==> flow/design.v <==
module RstGen(
    input           clk,
    input           asrst_n,
    output wire     srst_n
);
reg  asrst_n_d1, asrst_n_d2;
always @(posedge clk or negedge asrst_n) begin
    if (!asrst_n) begin
        asrst_n_d1 <= 1'b0;
        asrst_n_d2 <= 1'b0;
    end
    else begin
        asrst_n_d1 <= asrst_n;
        asrst_n_d2 <= asrst_n_d1;
    end
end
assign srst_n = asrst_n_d2;
endmodule
module RoundRobinArbiter(
    input wire clk,
    input wire asrst,            
    input wire en,
    input wire [2:0] req_vld,
    output reg [2:0] o_grant
);
reg [2:0] last_grant;            
always @(*) begin
    if (en)
        case (last_grant)
            'b001: begin
                if      (req_vld[1]) o_grant = 3'b010;
                else if (req_vld[2]) o_grant = 3'b100;
                else if (req_vld[0]) o_grant = 3'b001;
                else                 o_grant = 3'b000;
            end
            'b010: begin
                if      (req_vld[2]) o_grant = 3'b100;
                else if (req_vld[0]) o_grant = 3'b001;
                else if (req_vld[1]) o_grant = 3'b010;
                else                 o_grant = 3'b000;
            end
            'b100: begin
                if      (req_vld[0]) o_grant = 3'b001;
                else if (req_vld[1]) o_grant = 3'b010;
                else if (req_vld[2]) o_grant = 3'b100;
                else                 o_grant = 3'b000;
            end
            default: o_grant <= 3'b000;
        endcase
    else
        o_grant <= 3'b000;
end
always @(posedge clk or posedge asrst) begin
    if (asrst) last_grant <= 'b100;
    else if (en && (| req_vld)) begin
        last_grant <= o_grant;
    end
end
endmodule
module SyncFIFO #(
    parameter DEPTH = 192,
    parameter WIDTH = 8
)(
    input                           clk,
    input                           asrst,   
    input                           wren,    
    input           [WIDTH-1:0]     wrdata,  
    output   wire                   full,    
    input                           rden,    
    output   reg    [WIDTH-1:0]     rddata,  
    output   wire                   empty    
);
localparam ADDR_WIDTH = $clog2(DEPTH);       
reg  [WIDTH-1:0] mem [0:DEPTH-1];            
reg  [ADDR_WIDTH-1:0] wrptr;                 
reg  [ADDR_WIDTH-1:0] rdptr;
reg  [ADDR_WIDTH:0] cnt;                     
always @(posedge clk or posedge asrst) begin
    if (asrst) begin
        rdptr  <= 'd0;
        rddata <= 'd0;
    end 
    else if (rden && !empty) begin
        rddata <= mem[rdptr];
        if (rdptr < DEPTH - 1) 
            rdptr <= rdptr + 'd1;
        else rdptr <= 'd0;
    end
end
always @(posedge clk or posedge asrst) begin
    if (asrst) begin
        wrptr <= 'd0;
    end 
    else if (wren && !full) begin
        mem[wrptr] <= wrdata;
        if (wrptr < DEPTH - 1) 
            wrptr <= wrptr + 'd1;
        else wrptr <= 'd0;
    end
end
always @(posedge clk or posedge asrst) begin
    if (asrst) 
        cnt <= 'd0;
    else if ((wren && !full) && !(rden && !empty))
        cnt <= cnt + 'd1;
    else if (!(wren && !full) && (rden && !empty))
        cnt <= cnt - 'd1;
end
assign full = (cnt == DEPTH);
assign empty = (cnt == 0);
endmodule
module SyncFIFO_Bypass #(
    parameter   DEPTH = 8,
    parameter   WIDTH = 64
)(
    input                       CLK,
    input                       Reset,       
    input                       i_WrEn,      
    input       [WIDTH-1:0]     i_WrData,    
    output wire                 o_Valid,     
    output wire [WIDTH-1:0]     o_Data,
    input                       i_Grant,
    output wire                 o_Grant
);
wire                    fifo_wren, fifo_rden;
wire                    fifo_empty;
wire  [WIDTH-1:0]       fifo_wrdata, fifo_rddata;
reg   [WIDTH-1:0]       i_WrData_reg;        
reg                     i_Grant_reg;         
reg                     fifo_empty_reg;      
always @(posedge CLK) begin
    i_WrData_reg <= i_WrData;
    i_Grant_reg  <= i_Grant;
    fifo_empty_reg <= fifo_empty;
end
assign o_Valid = i_Grant_reg;
assign fifo_wren = (i_WrEn && i_Grant && fifo_empty) ? 0 : i_WrEn;
assign fifo_wrdata = i_WrData;
assign fifo_rden = i_Grant;
assign o_Grant = fifo_empty ? i_WrEn : 1;
assign o_Data  = (i_Grant_reg && fifo_empty_reg) ? i_WrData_reg : fifo_rddata;
SyncFIFO #(
    .DEPTH      ( DEPTH         ),
    .WIDTH      ( WIDTH         )
)u_SyncFIFO(
    .clk        ( CLK           ),
    .asrst      ( Reset         ),
    .wren       ( fifo_wren     ),
    .wrdata     ( fifo_wrdata   ),
    .full       (               ),
    .rden       ( fifo_rden     ),
    .rddata     ( fifo_rddata   ),
    .empty      ( fifo_empty    )
);
endmodule
module PassC #(
    parameter WIDTH = 8
)(
    input                       CLK,
    input                       Reset,       
    input                       i_WrEn,      
    input       [WIDTH-1:0]     i_WrData,    
    output reg                  o_Valid,     
    output reg  [WIDTH-1:0]     o_Data,
    input                       i_Grant,
    output wire                 o_Grant
);
assign o_Grant = i_WrEn;
always @(posedge CLK or posedge Reset) begin
    if (Reset)
        o_Valid <= 'd0;
    else
        o_Valid <= i_Grant;
end
always @(posedge CLK or posedge Reset) begin
    if (Reset)
        o_Data  <= 'd0;
    else if (i_Grant)
        o_Data  <= i_WrData;
end
endmodule
module ArbTop #(
    parameter   FIFO_DEPTH = 8,
    parameter   WIDTH = 64
)(
    input                       CLK,
    input                       ASynReset_N,
    input                       i_DataValid_A, i_DataValid_B, i_DataValid_C,
    input       [WIDTH-1:0]     i_DataIn_A,    i_DataIn_B,    i_DataIn_C,
    input                       i_DataGrant_D,
    output wire                 o_DataValid_D,
    output wire [WIDTH-1:0]     o_DataOut_D,
    output wire                 o_DataGrant_A, o_DataGrant_B, o_DataGrant_C
);
wire                SynReset_N;
wire  [2:0]         arb_req, arb_grant;
wire                PassA_DataVld, PassB_DataVld, PassC_DataVld;
wire  [WIDTH-1:0]   PassA_Data,    PassB_Data,    PassC_Data;
assign {o_DataGrant_C, o_DataGrant_B, o_DataGrant_A} = arb_grant;
assign o_DataValid_D = (PassA_DataVld || PassB_DataVld || PassC_DataVld);
assign o_DataOut_D = PassA_DataVld ? PassA_Data :
                     PassB_DataVld ? PassB_Data :
                     PassC_DataVld ? PassC_Data :
                     0;
RstGen u_RstGen(
    .clk        ( CLK           ),
    .asrst_n    ( ASynReset_N   ),
    .srst_n     ( SynReset_N    )
);
RoundRobinArbiter u_RoundRobinArbiter(
    .clk        ( CLK           ),
    .asrst      ( ~SynReset_N   ),
    .en         ( i_DataGrant_D ),
    .req_vld    ( arb_req       ),
    .o_grant    ( arb_grant     )
);
SyncFIFO_Bypass #(
    .DEPTH      ( FIFO_DEPTH    ),
    .WIDTH      ( WIDTH         )
) u_PassA (
    .CLK        ( CLK           ),
    .Reset      ( ~SynReset_N   ),
    .i_Grant    ( arb_grant[0]  ),
    .i_WrEn     ( i_DataValid_A ),
    .i_WrData   ( i_DataIn_A    ),
    .o_Grant    ( arb_req[0]    ),
    .o_Valid    ( PassA_DataVld ),
    .o_Data     ( PassA_Data    )
);
SyncFIFO_Bypass #(
    .DEPTH      ( FIFO_DEPTH    ),
    .WIDTH      ( WIDTH         )
) u_PassB (
    .CLK        ( CLK           ),
    .Reset      ( ~SynReset_N   ),
    .i_Grant    ( arb_grant[1]  ),
    .i_WrEn     ( i_DataValid_B ),
    .i_WrData   ( i_DataIn_B    ),
    .o_Grant    ( arb_req[1]    ),
    .o_Valid    ( PassB_DataVld ),
    .o_Data     ( PassB_Data    )
);
PassC #(
    .WIDTH      ( WIDTH         )
)u_PassC (
    .CLK        ( CLK           ),
    .Reset      ( ~SynReset_N   ),
    .i_Grant    ( arb_grant[2]  ),
    .i_WrEn     ( i_DataValid_C ),
    .i_WrData   ( i_DataIn_C    ),
    .o_Grant    ( arb_req[2]    ),
    .o_Valid    ( PassC_DataVld ),
    .o_Data     ( PassC_Data    )
);
endmodule
clock: 2.91 ns
lec_check: 0
cap_margin: 20
core_margin: 3
core_utilization: 61
cts_cluster_size: 36
place_density: 0.59
setup_slack_margin: 0.19
slew_margin: 0
run.sh (not shown) runs the stock make flow with config.mk's settings and CLKGATE_MAP_FILE=.
The first run finished with setup timing left.
Next try:
CORE_MARGIN = 2   (was 3)
CORE_UTILIZATION = 66   (was 61)
CTS_CLUSTER_SIZE = not set   (was 36)
PLACE_DENSITY = not set   (was 0.59)
SETUP_SLACK_MARGIN = not set   (was 0.19)
SLEW_MARGIN = 20   (was 0)
clock period = 2.74 ns   (was 2.91 ns; I/O delays follow)
The new run finished with setup timing left.
Die area fell by 8.7%.
Core utilization rose by 5.8 points.
Worst setup slack got worse by 0.095 ns.
Synthesized area is unchanged.
Next try:
CAP_MARGIN = 40   (was 20)
CORE_ASPECT_RATIO = 0.9   (was not set)
CORE_UTILIZATION = 72   (was 66)
CTS_CLUSTER_DIAMETER = 396   (was not set)
CTS_CLUSTER_SIZE = 17   (was not set)
PLACE_DENSITY_LB_ADDON = 0.0   (was not set)
SETUP_SLACK_MARGIN = 0.79   (was not set)
TNS_END_PERCENT = 10   (was not set)
Result: The new run finished but failed the layout checks on setup timing; final cell count shrinks by a few percent; die area shrinks by a little under a tenth; synthesized cell count stays the same; global-route usage grows by 3.9 points; non-clock buffer count grows by 51; routed wire length grows by roughly a tenth.

* * *

// ArbTop: RTL as listed in full above, without the edits since
==> flow/config.mk <==
export PLATFORM = sky130hd
export DESIGN_NAME = ArbTop
export DESIGN_NICKNAME = ArbTop
export VERILOG_FILES = /design/flow/design.v
export SDC_FILE = /design/flow/constraint.sdc
export NUM_CORES = 4
export LEC_CHECK = 0
export ABC_AREA = 0
export CAP_MARGIN = 20
export CELL_PAD_IN_SITES_DETAIL_PLACEMENT = 2
export CORE_MARGIN = 2
export CORE_UTILIZATION = 40
export MAX_ROUTING_LAYER = met4
export MIN_ROUTING_LAYER = met2
export SLEW_MARGIN = 20
==> flow/constraint.sdc <==
create_clock -name core_clock -period 4.05 [get_ports {CLK}]
set_input_delay 0.8100 -clock core_clock [delete_from_list [all_inputs] [get_ports {CLK}]]
set_output_delay 0.8100 -clock core_clock [all_outputs]
set_load 0.01 [all_outputs]
The baseline finished but fails on negative setup slack.
==> next run, changes <==
- ABC_AREA: 0 -> unset
- CELL_PAD_IN_SITES_DETAIL_PLACEMENT: 2 -> unset
- MAX_ROUTING_LAYER: met4 -> unset
- MIN_ROUTING_LAYER: met2 -> unset
- SETUP_SLACK_MARGIN: unset -> -0.24
- clock period: 4.05 -> 4.93 ns (I/O delays scaled with it)
The new run went through all stages and came out clean.
Routed wire length fell by about a fifth.
Clock skew went down by 0.0095 ns.
Global-route usage goes down by 21 points.
Design area drops slightly.
Register-to-register slack improved by 1.0 ns.
==> next run, changes <==
- CORE_UTILIZATION: 40 -> 70
- SETUP_SLACK_MARGIN: -0.24 -> 0.97
- clock period: 4.93 -> 3.35 ns (I/O delays scaled with it)
=> This time the run finished with max-slew violations, negative setup slack left. Total power climbs by 64%. Worst setup slack is worse by 0.84 ns. Wire length climbs by 57%. Flip-flop count is unchanged. First-iteration DRC count climbs to 3.1 times its value. Final area climbs by 11%. Area after synthesis stays the same. Count of clock-buffer cells in the layout drops by 7. Non-clock buffer count climbs by 409. Clock skew climbs by 0.018 ns.
==> next run, changes <==
- CORE_UTILIZATION: 70 -> 40
- SETUP_SLACK_MARGIN: 0.97 -> unset
- clock period: 3.35 -> 6.0 ns (I/O delays scaled with it)
Result:
- This time the run produced a clean layout
- power drops by 49%
- non-clock buffer count drops by 419
- worst setup slack gets better by 1.5 ns
- routed wire length drops by 35%
- first-iteration DRC count drops by 65%
- area after synthesis does not change
- global-route usage drops by 19 points
- utilization drops by 46 points
==> next run, changes <==
- CORE_UTILIZATION: 40 -> 30
- clock period: 6.0 -> 8.97 ns (I/O delays scaled with it)
Die size came out higher by 33%.
Synthesized area is unchanged.
Synthesized cell count is unchanged.
Setup slack gets better by 1.4 ns.
Hold slack loses 0.12 ns.
Combinational power drops by 33%.
Clock-buffer cell count increases by 6.
Critical path depth increases by 1.
Final area barely changes.
Wire length climbs by 4.1%.
==> next run, changes <==
- CORE_UTILIZATION: 30 -> 72
- CTS_CLUSTER_SIZE: unset -> 15
- SETUP_SLACK_MARGIN: unset -> 0.24
- clock period: 8.97 -> 1.72 ns (I/O delays scaled with it)
=> With this change the flow did not get past 5_1_grt. Synthesized area stays the same. Die area goes down by well over a third. Synthesized cell count is unchanged.

* * *

## JK
Starts from the design.v that is shown in full above.
Settings: LEC_CHECK=0, CAP_MARGIN=20, CORE_MARGIN=3, CORE_UTILIZATION=72, CTS_CLUSTER_SIZE=36, PLACE_DENSITY=0.59, SETUP_SLACK_MARGIN=-0.12, SLEW_MARGIN=15; clock period 2.74 ns.
JK had finished all stages when the layout checks came back failing, citing setup timing.
Relative to JK, the following input files were edited for MS:
--- a/flow/config.mk
+++ b/flow/config.mk
@@ -6,9 +6,7 @@
 export NUM_CORES = 4
 export LEC_CHECK = 0
+export ABC_AREA = 1
 export CAP_MARGIN = 20
-export CORE_MARGIN = 3
+export CORE_MARGIN = 2
 export CORE_UTILIZATION = 72
-export CTS_CLUSTER_SIZE = 36
-export PLACE_DENSITY = 0.59
-export SETUP_SLACK_MARGIN = -0.12
-export SLEW_MARGIN = 15
+export SLEW_MARGIN = 20
## What came out
Status MS: flow complete, layout not clean - setup timing
From JK to MS the numbers moved as follows: combinational share of power now sits higher, worst setup slack before clock tree synthesis now sits higher, static leakage now sits higher, combinational-cell power consumption now sits higher.
MS vs JK: global-route wire length before repair up slightly
JK ended up with u_PassA.fifo_empty_reg as its startpoint of the most critical setup path; MS ended up with u_PassB.fifo_empty_reg.
Changes observed in MS relative to JK: share of the clock period used by the worst path after layout now smaller, post-synthesis instance total now larger.
Looking at worst-path cell with the longest stage delay, the sky130_fd_sc_hd__dfxtp_4 result is from MS; the sky130_fd_sc_hd__mux2i_1 one comes from JK.
Input-level comparison between AL and MS:
--- a/flow/config.mk
+++ b/flow/config.mk
@@ -6,7 +6,6 @@
 export NUM_CORES = 4
 export LEC_CHECK = 0
-export ABC_AREA = 1
 export CAP_MARGIN = 20
 export CORE_MARGIN = 2
-export CORE_UTILIZATION = 72
+export CORE_UTILIZATION = 68
 export SLEW_MARGIN = 20
==> flow/constraint.sdc <==
create_clock -name core_clock -period 3.15 [get_ports {CLK}]
set_input_delay 0.6300 -clock core_clock [delete_from_list [all_inputs] [get_ports {CLK}]]
set_output_delay 0.6300 -clock core_clock [all_outputs]
set_load 0.01 [all_outputs]
## What came out
- From the logs: AL reached the end of the flow and failed the layout checks with setup timing.
- Compared with MS, AL shows total routed wire length on the met1 layer lower by about 1%.
- Between AL and MS, global-route wire length before repair is higher for MS, AL comes in under that.
- Net switching share of the total power ended up 2.5 points lower on AL than on MS.
- Taking MS as the reference point, the global router's overall resource usage of AL falls by 6.4 points.
- Summary of AL over MS: total die size went up, leakage power summed over all cells saw a decrease.
- Compared with MS, AL shows routed via count that has gone down by more than 10%.
- The lower worst hold margin came out of AL.
- Delta(routed wire length, AL - MS) < 0
Relative to AL, the following input files were edited for TR:
--- a/flow/config.mk
+++ b/flow/config.mk
@@ -6,6 +6,8 @@
 export NUM_CORES = 4
 export LEC_CHECK = 0
+export ABC_AREA = 1
 export CAP_MARGIN = 20
 export CORE_MARGIN = 2
-export CORE_UTILIZATION = 68
+export CORE_UTILIZATION = 72
+export CTS_CLUSTER_DIAMETER = 221
 export SLEW_MARGIN = 20
==> flow/constraint.sdc <==
create_clock -name core_clock -period 2.74 [get_ports {CLK}]
set_input_delay 0.5480 -clock core_clock [delete_from_list [all_inputs] [get_ports {CLK}]]
set_output_delay 0.5480 -clock core_clock [all_outputs]
set_load 0.01 [all_outputs]
TR: flow complete, layout not clean; failing: setup timing. TR vs AL: first-iteration DRC count up by more than a quarter. Against AL, TR comes in 0.56 points lower on signed area change from the synthesized netlist to the final layout. TR: per-cell routed wire length about 13% below AL. NOTE chip area estimate from yosys synthesis AL->TR increased slightly. Summary of TR over AL: wire length on met3 grew by about 32%; least setup slack across all paths after layout now smaller; combinational cell fraction of total power now larger; simple-gate area share of the yosys netlist shows an increase of 14 points; core utilization rose 4.5 points.
> inputs changed (TR -> PW)
--- a/flow/config.mk
+++ b/flow/config.mk
@@ -6,8 +6,11 @@
 export NUM_CORES = 4
 export LEC_CHECK = 0
-export ABC_AREA = 1
-export CAP_MARGIN = 20
+export ABC_AREA = 0
+export CAP_MARGIN = 40
 export CORE_MARGIN = 2
 export CORE_UTILIZATION = 72
-export CTS_CLUSTER_DIAMETER = 221
+export CTS_CLUSTER_DIAMETER = 77
+export CTS_CLUSTER_SIZE = 17
+export SETUP_SLACK_MARGIN = -0.28
 export SLEW_MARGIN = 20
+export TNS_END_PERCENT = 70
- Layout checks on PW: not met. Flow itself completed; violations: setup timing.
- Cmp PW and TR / worst path arrival time / higher: PW
- Antenna diode instance count (higher): PW
- PW vs. TR: chip area down about 1.8%; delay of the slowest cell on the worst path moved up; total setup violations reported at the end of the flow rose about 2000%.
- Cell area: PW vs TR down 4.0%
- Diff TR -> PW: share of the cycle needed by the critical path after routing grew by 3.4 points, non-clock buffer count shrank by about 1.1%, synthesized cell count shrank by about 32%.
- Diff PW and TR: combinational share of power higher in TR
Power and IR drop assume default switching activity.
